Design Basys3_Abacus_Top, start of the top module:
 module Basys3_Abacus_Top(
	 input clk,
	 input rst,
    input btnC,
    input btnR,
    input btnU,
    input [15:0] sw,
     output [6:0] seg,
     output dp,
     output [3:0] an,
     output [15:0] led
 );
export LEC_CHECK = 0
export CAP_MARGIN = 0
export CORE_MARGIN = 5
export CORE_UTILIZATION = 38
export PLACE_DENSITY = 0.63
export SLEW_MARGIN = 20
create_clock -name core_clock -period 9.63 [get_ports {clk}]
run.sh (not shown) runs the stock make flow with config.mk's settings and CLKGATE_MAP_FILE=.
The baseline completed with no timing, DRC or antenna violations.
Next try:
--- a/flow/config.mk
+++ b/flow/config.mk
@@ -6,7 +6,7 @@
 export NUM_CORES = 4
 export LEC_CHECK = 0
-export CAP_MARGIN = 0
-export CORE_MARGIN = 5
-export CORE_UTILIZATION = 38
-export PLACE_DENSITY = 0.63
+export CAP_MARGIN = 20
+export CORE_MARGIN = 2
+export CORE_UTILIZATION = 59
+export SETUP_SLACK_MARGIN = -0.8
 export SLEW_MARGIN = 20
==> flow/constraint.sdc (replaced) <==
create_clock -name core_clock -period 8.14 [get_ports {clk}]
set_input_delay 1.6280 -clock core_clock [delete_from_list [all_inputs] [get_ports {clk}]]
set_output_delay 1.6280 -clock core_clock [all_outputs]
set_load 0.01 [all_outputs]
Synthesized area is unchanged. Worst setup slack loses 1.5 ns. First-iteration DRC count falls by 32%. Wire length falls by 3.9%. Die area falls by 39%.
Next try:
--- a/flow/config.mk
+++ b/flow/config.mk
@@ -8,5 +8,4 @@
 export CAP_MARGIN = 20
 export CORE_MARGIN = 2
-export CORE_UTILIZATION = 59
-export SETUP_SLACK_MARGIN = -0.8
+export CORE_UTILIZATION = 40
 export SLEW_MARGIN = 20
==> flow/constraint.sdc (replaced) <==
create_clock -name core_clock -period 6.61 [get_ports {clk}]
set_input_delay 1.3220 -clock core_clock [delete_from_list [all_inputs] [get_ports {clk}]]
set_output_delay 1.3220 -clock core_clock [all_outputs]
set_load 0.01 [all_outputs]
Count of clock-buffer cells in the layout came out higher by 9.
Routed wire length came out higher by a few percent.
Power came out higher by about a fifth.
Cell area came out higher slightly.
Setup slack loses 1.3 ns.
Via count came out higher slightly.
Clock power came out higher by about a fifth.
Critical path depth does not change.
Fmax came out higher by a few percent.
Worst hold slack gains 0.0080 ns.
Die size came out higher by well over a third.
Next try:
--- a/flow/config.mk
+++ b/flow/config.mk
@@ -8,4 +8,6 @@
 export CAP_MARGIN = 20
 export CORE_MARGIN = 2
-export CORE_UTILIZATION = 40
+export CORE_UTILIZATION = 70
+export CTS_CLUSTER_SIZE = 87
+export HOLD_SLACK_MARGIN = -0.1
 export SLEW_MARGIN = 20
==> flow/constraint.sdc (replaced) <==
create_clock -name core_clock -period 8.28 [get_ports {clk}]
set_input_delay 1.6560 -clock core_clock [delete_from_list [all_inputs] [get_ports {clk}]]
set_output_delay 1.6560 -clock core_clock [all_outputs]
set_load 0.01 [all_outputs]
What happened: The new run ran to the end with no violations; final area is lower by a few percent; core utilization climbs by 32 points; via count increases by a few percent; power fell by about a fifth; final cell count fell by roughly a tenth; wire length went down by a few percent; synthesized cell count stays the same; fmax came out lower by a few percent; first-iteration DRC count is higher by well over a third.
Next try:
--- a/flow/config.mk
+++ b/flow/config.mk
@@ -8,6 +8,7 @@
 export CAP_MARGIN = 20
 export CORE_MARGIN = 2
-export CORE_UTILIZATION = 70
+export CORE_UTILIZATION = 68
 export CTS_CLUSTER_SIZE = 87
 export HOLD_SLACK_MARGIN = -0.1
 export SLEW_MARGIN = 20
+export TNS_END_PERCENT = 5
Result: Flip-flop count stays the same. Total power increases by a few percent. Combinational power stays flat. Sequential share of layout area decreases by 0.20 points. Cell area increases slightly. Area after synthesis is unchanged. Die size increases by a few percent.

* * *

build 95:
Starting RTL as in the previous note.
==> flow/design.v (excerpt) <==
 module Basys3_Abacus_Top(
	 input clk,
	 input rst,
    input btnC,
    input btnR,
    input btnU,
    input [15:0] sw,
     output [6:0] seg,
     output dp,
     output [3:0] an,
     output [15:0] led
 );
make LEC_CHECK=0 ABC_AREA=0 CAP_MARGIN=20 CELL_PAD_IN_SITES_DETAIL_PLACEMENT=2 CORE_ASPECT_RATIO=1.91 CORE_MARGIN=4 CORE_UTILIZATION=41 CTS_CLUSTER_DIAMETER=132 GPL_TIMING_DRIVEN=0 MAX_ROUTING_LAYER=met5 PLACE_DENSITY_LB_ADDON=0.18 SETUP_SLACK_MARGIN=0.7 SLEW_MARGIN=20 TNS_END_PERCENT=50 finish   # period 8.14 ns
What build 73 does differently from build 95 at the input level:
- clearing CELL_PAD_IN_SITES_DETAIL_PLACEMENT, which used to be 2
- clearing CTS_CLUSTER_DIAMETER, which used to be 132
- clearing ABC_AREA, which used to be 0
- clearing GPL_TIMING_DRIVEN, which used to be 0
- clearing TNS_END_PERCENT, which used to be 50
- clearing CORE_ASPECT_RATIO, which used to be 1.91
- clearing SETUP_SLACK_MARGIN, which used to be 0.7
- swapping 41 for 59 in CORE_UTILIZATION
- clearing PLACE_DENSITY_LB_ADDON, which used to be 0.18
- swapping 4 for 2 in CORE_MARGIN
- clearing MAX_ROUTING_LAYER, which used to be met5
- swapping 8.14 for 6.5 in the clock period (ns, I/O delays scaled along)
## What came out
- Build 73: final area 3.2% below build 95
- In the flow results for build 73 and build 95, the setup slack is smaller on build 73.
- On build 73: internal power consumption is 25% higher than what build 95 gave.
- Going from build 95 to build 73, wire length reported by the detailed router down 35 mm, last weighted congestion value of the routability-driven placer down about 6%, initial antenna violation count down 2, wire length on met2 down about 60%, initial standard-cell utilization of the core up 19 points.
### build 73 -> build 42
- CORE_UTILIZATION changed from 59 to 40
- the clock period (ns, I/O delays scaled along) changed from 6.5 to 10.0
## What came out
- In the metrics for build 73 and build 42, the one carrying the higher number of tap cells added at floorplan is build 42.
- Build 42 reports a lower relative contribution of sequential cells to total power than build 73 does.
- In build 42, the clock network fraction of total power came out 2.1 points above the value in build 73.
- In the flow results for build 73 and build 42, the flop share of the area is smaller on build 42.
- As far as area of the multi-input gates is concerned, build 73 and build 42 perform about the same.
- When build 42 is measured against build 73, its non-clock buffer count turns out 4 lower.
- Comparing build 73 and build 42, total power is lower on build 42.
- Build 42 vs. build 73: final instance area rose 1.6%; final cell count picked up an extra 7.8%.
#### Input delta (build 67 over build 42)
- changing CORE_UTILIZATION from 40 to 72
- setting ABC_AREA to 1 for the first time
- changing the clock period (ns, I/O delays scaled along) from 10.0 to 12.4
Findings:
Going from build 42 to build 67, clock group total power now smaller; total power now smaller; clock tree skew after final layout now smaller; critical path depth now smaller; sequential share of cell area now larger. Measured against each other, build 67 and build 42 differ in worst setup margin, the higher figure coming from build 67. Of build 67 and build 42, the lower number of signal-net inverters in the final layout belongs to build 42. Looking at global-route track usage on met3 across build 67 and build 42, the one that comes out lower is build 42. For build 67, the last element of the critical path was led[15], unlike build 42, where it was seg[1].

* * *

== P ==
Starting RTL as in the previous note.
==> flow/design.v (excerpt) <==
 module Basys3_Abacus_Top(
	 input clk,
	 input rst,
    input btnC,
    input btnR,
    input btnU,
    input [15:0] sw,
     output [6:0] seg,
     output dp,
     output [3:0] an,
     output [15:0] led
 );
make LEC_CHECK=0 ABC_AREA=1 CAP_MARGIN=20 CORE_MARGIN=2 CORE_UTILIZATION=72 CTS_CLUSTER_DIAMETER=394 CTS_CLUSTER_SIZE=10 HOLD_SLACK_MARGIN=0.28 PLACE_DENSITY=0.42 SETUP_SLACK_MARGIN=0.45 SLEW_MARGIN=20 TNS_END_PERCENT=5 finish   # period 3.67 ns
Status P: flow complete, layout not clean - setup timing
> inputs changed (P -> Q)
Settings: removing HOLD_SLACK_MARGIN (formerly 0.28); removing CTS_CLUSTER_DIAMETER (formerly 394); removing SETUP_SLACK_MARGIN (formerly 0.45); removing PLACE_DENSITY (formerly 0.42); removing ABC_AREA (formerly 1); removing TNS_END_PERCENT (formerly 5); changing CORE_UTILIZATION from 72 to 58; removing CTS_CLUSTER_SIZE (formerly 10); changing the clock period (ns, I/O delays scaled along) from 3.67 to 3.94.
Completing all stages was not enough for Q: its layout failed the final checks because of setup timing.
In the metrics for P and Q, the one carrying the lower chip area from the yosys synthesis statistics is P.
Lower post-route core utilization was reported by Q, not P.
The combinational fraction of the cell area of Q exceeds that of P by 2.2 points.

* * *

oak:
Basys3_Abacus_Top again, from the RTL that the note above started with.
make LEC_CHECK=0 ABC_AREA=1 CAP_MARGIN=20 CORE_ASPECT_RATIO=0.89 CORE_MARGIN=2 CORE_UTILIZATION=72 CTS_CLUSTER_DIAMETER=54 CTS_CLUSTER_SIZE=72 HOLD_SLACK_MARGIN=-0.04 MAX_ROUTING_LAYER=met4 PLACE_DENSITY_LB_ADDON=0.2 SETUP_SLACK_MARGIN=1.1 SLEW_MARGIN=35 finish   # period 4.17 ns
Ran to the end and failed final checks on setup timing: oak.
Here is what was changed in the inputs of pine compared with oak.
Settings: HOLD_SLACK_MARGIN: -0.04 -> unset; CORE_ASPECT_RATIO: 0.89 -> unset; MAX_ROUTING_LAYER: met4 -> unset; SETUP_SLACK_MARGIN: 1.1 -> unset; CTS_CLUSTER_DIAMETER: 54 -> 29; PLACE_DENSITY_LB_ADDON: 0.2 -> unset; ABC_AREA: 1 -> unset; CTS_CLUSTER_SIZE: 72 -> unset; CORE_UTILIZATION: 72 -> 70; SLEW_MARGIN: 35 -> 20; the clock period (ns, I/O delays scaled along): 4.17 -> 5.17.
==> comparison <==
- Of pine and oak, none finishes clean.
- The flow completed for oak, but it is not clean: the layout still shows setup timing.
- pine has global routing usage on met3 above what oak had.
- Between pine and oak, the final worst slack is lower for pine.
- Final max-slew violation count: pine vs oak — no meaningful difference
- Between pine and oak, XOR/XNOR share of the synthesized area is lower for oak, pine comes in above that.
- Going from oak to pine, adder and majority gate portion of the synthesized area -0.30 points; number of ordinary inverters in the final layout shrank by 315; power moved up; die area higher; number of cell instances after yosys synthesis decreased 226.
- Diff pine and oak: fraction of area in non-clock buffers higher in pine

* * *

== the previous run ==
Starting RTL as in the previous note.
clock: 3.88 ns
lec_check: 0
abc_area: 1
cap_margin: 20
core_margin: 2
core_utilization: 72
cts_cluster_diameter: 394
cts_cluster_size: 10
place_density: 0.42
setup_slack_margin: 0.45
slew_margin: 20
In the previous run the implementation completed, yet the final layout does not meet the checks, the culprit being setup timing.
diff inputs: the previous run => the current run
==> flow/config.mk <==
export PLATFORM = sky130hd
export DESIGN_NAME = Basys3_Abacus_Top
export DESIGN_NICKNAME = Basys3_Abacus_Top
export VERILOG_FILES = /design/flow/design.v
export SDC_FILE = /design/flow/constraint.sdc
export NUM_CORES = 4
export LEC_CHECK = 0
export CAP_MARGIN = 20
export CORE_MARGIN = 2
export CORE_UTILIZATION = 67
export CTS_CLUSTER_SIZE = 15
export SLEW_MARGIN = 20
==> flow/constraint.sdc <==
create_clock -name core_clock -period 5.25 [get_ports {clk}]
set_input_delay 1.0500 -clock core_clock [delete_from_list [all_inputs] [get_ports {clk}]]
set_output_delay 1.0500 -clock core_clock [all_outputs]
set_load 0.01 [all_outputs]
Notes after the runs:
- [flow] the current run | stages: complete | final checks: fail | reason: setup timing
- Diff the previous run -> the current run: fraction of the mapped netlist area in simple logic gates has decreased; maximum fanout along the worst path has increased.
- Utilization (the current run over the previous run): decrease, 6.9 points
- Measured against each other, the previous run and the current run differ in die height, the lower figure coming from the previous run.
- Going from the previous run to the current run, the internal portion of total power was found to have gone down by 24%.
- Changes observed in the current run relative to the previous run: cell count after synthesis fell 226; synthesized chip area reported by yosys up about 4.7%; final total power went down.

* * *

== run A ==
Basys3_Abacus_Top again, from the RTL that the note above started with.
export LEC_CHECK = 0
export ABC_AREA = 1
export CAP_MARGIN = 15
export CELL_PAD_IN_SITES_DETAIL_PLACEMENT = 1
export CORE_ASPECT_RATIO = 0.65
export CORE_MARGIN = 2
export CORE_UTILIZATION = 55
export CTS_CLUSTER_SIZE = 31
export MAX_ROUTING_LAYER = met4
export MIN_ROUTING_LAYER = met2
export SETUP_SLACK_MARGIN = 0.31
export SLEW_MARGIN = 20
export TNS_END_PERCENT = 35
create_clock -name core_clock -period 5.5 [get_ports {clk}]
Here is what was changed in the inputs of run B compared with run A.
- CAP_MARGIN changed from 15 to 20
- CELL_PAD_IN_SITES_DETAIL_PLACEMENT removed (was 1)
- TNS_END_PERCENT removed (was 35)
- CTS_CLUSTER_SIZE changed from 31 to 15
- CORE_ASPECT_RATIO removed (was 0.65)
- SETUP_SLACK_MARGIN removed (was 0.31)
- MIN_ROUTING_LAYER removed (was met2)
- PLACE_DENSITY_LB_ADDON newly set to 0.27
- CTS_CLUSTER_DIAMETER newly set to 54
- CORE_UTILIZATION changed from 55 to 72
- the clock period (ns, I/O delays scaled along) changed from 5.5 to 4.17
--- outcome ---
- Higher wire length was reported by run A, not run B.
- Looking at total power, run B sits 28% higher than run A does.
- Relative to run A, sequential share of power has increased by 1.5 points in run B.
- | routed metal-1 wire length | higher: run B |
- Layout checks on run B: not met. Flow itself completed; violations: negative setup slack.
What run C does differently from run B at the input level:
- CTS_CLUSTER_DIAMETER: 54 -> 29
- PLACE_DENSITY_LB_ADDON: 0.27 -> 0.26
- CTS_CLUSTER_SIZE: 15 -> unset
- SETUP_SLACK_MARGIN: unset -> 0.86
- MAX_ROUTING_LAYER: met4 -> unset
- the clock period (ns, I/O delays scaled along): 4.17 -> 4.87
## What came out
Run C completed; timing, DRC and antenna clean
Run C vs run B — worst-case setup margin in the final layout rose 0.77 ns.
In the metrics for run B and run C, the one carrying the lower critical path depth is run C.
Between run B and run C, worst supply voltage drop on vdd decreased.
Going from run B to run C, worst-case hold slack level, routed wire length has increased.
Input-level comparison between run D and run C:
- TNS_END_PERCENT now 5, previously not set
- CTS_CLUSTER_SIZE now 93, previously not set
==> comparison <==
Taking run C as the reference, in run D core utilization held, via count grew by 275, global-route track usage on met2 went down 0.59 points. The global-route usage over all layers reported for run D is greater than that of run C by 0.38 points. On maximum number of pins on one net before global-route repair: between run C and run D, it ends up higher for run D. Delta (run D minus run C): clock-buffer cell count shrank by 5; detailed-route wire length grew by 4.4%; final cell count held steady.
Changes in run E relative to run D:
- ABC_AREA removed (was 1)
- CTS_CLUSTER_DIAMETER removed (was 29)
- CTS_CLUSTER_SIZE removed (was 93)
- SETUP_SLACK_MARGIN removed (was 0.86)
- TNS_END_PERCENT removed (was 5)
- CORE_UTILIZATION changed from 72 to 59
- PLACE_DENSITY_LB_ADDON removed (was 0.26)
- the clock period (ns, I/O delays scaled along) changed from 4.87 to 6.61
--- outcome ---
Run E vs run D: global-route wire length before repair down by a few percent
Compare run D and run E | slew of the pin with the lowest slew margin lower: run E
When run E is measured against run D, its combined global-route utilization of all metal layers turns out 10 points lower.
Run E gives less clock share of power than run D did.
Diff run D -> run E: routed wire length went down by 14%; fmax went down by 25%.
Clock tree cell share of total cell area, run D and run E, higher one = run D.
Critical path depth in run E vs run D: down 8
Power figures rest on the tool's default switching activity, not on a simulated workload.
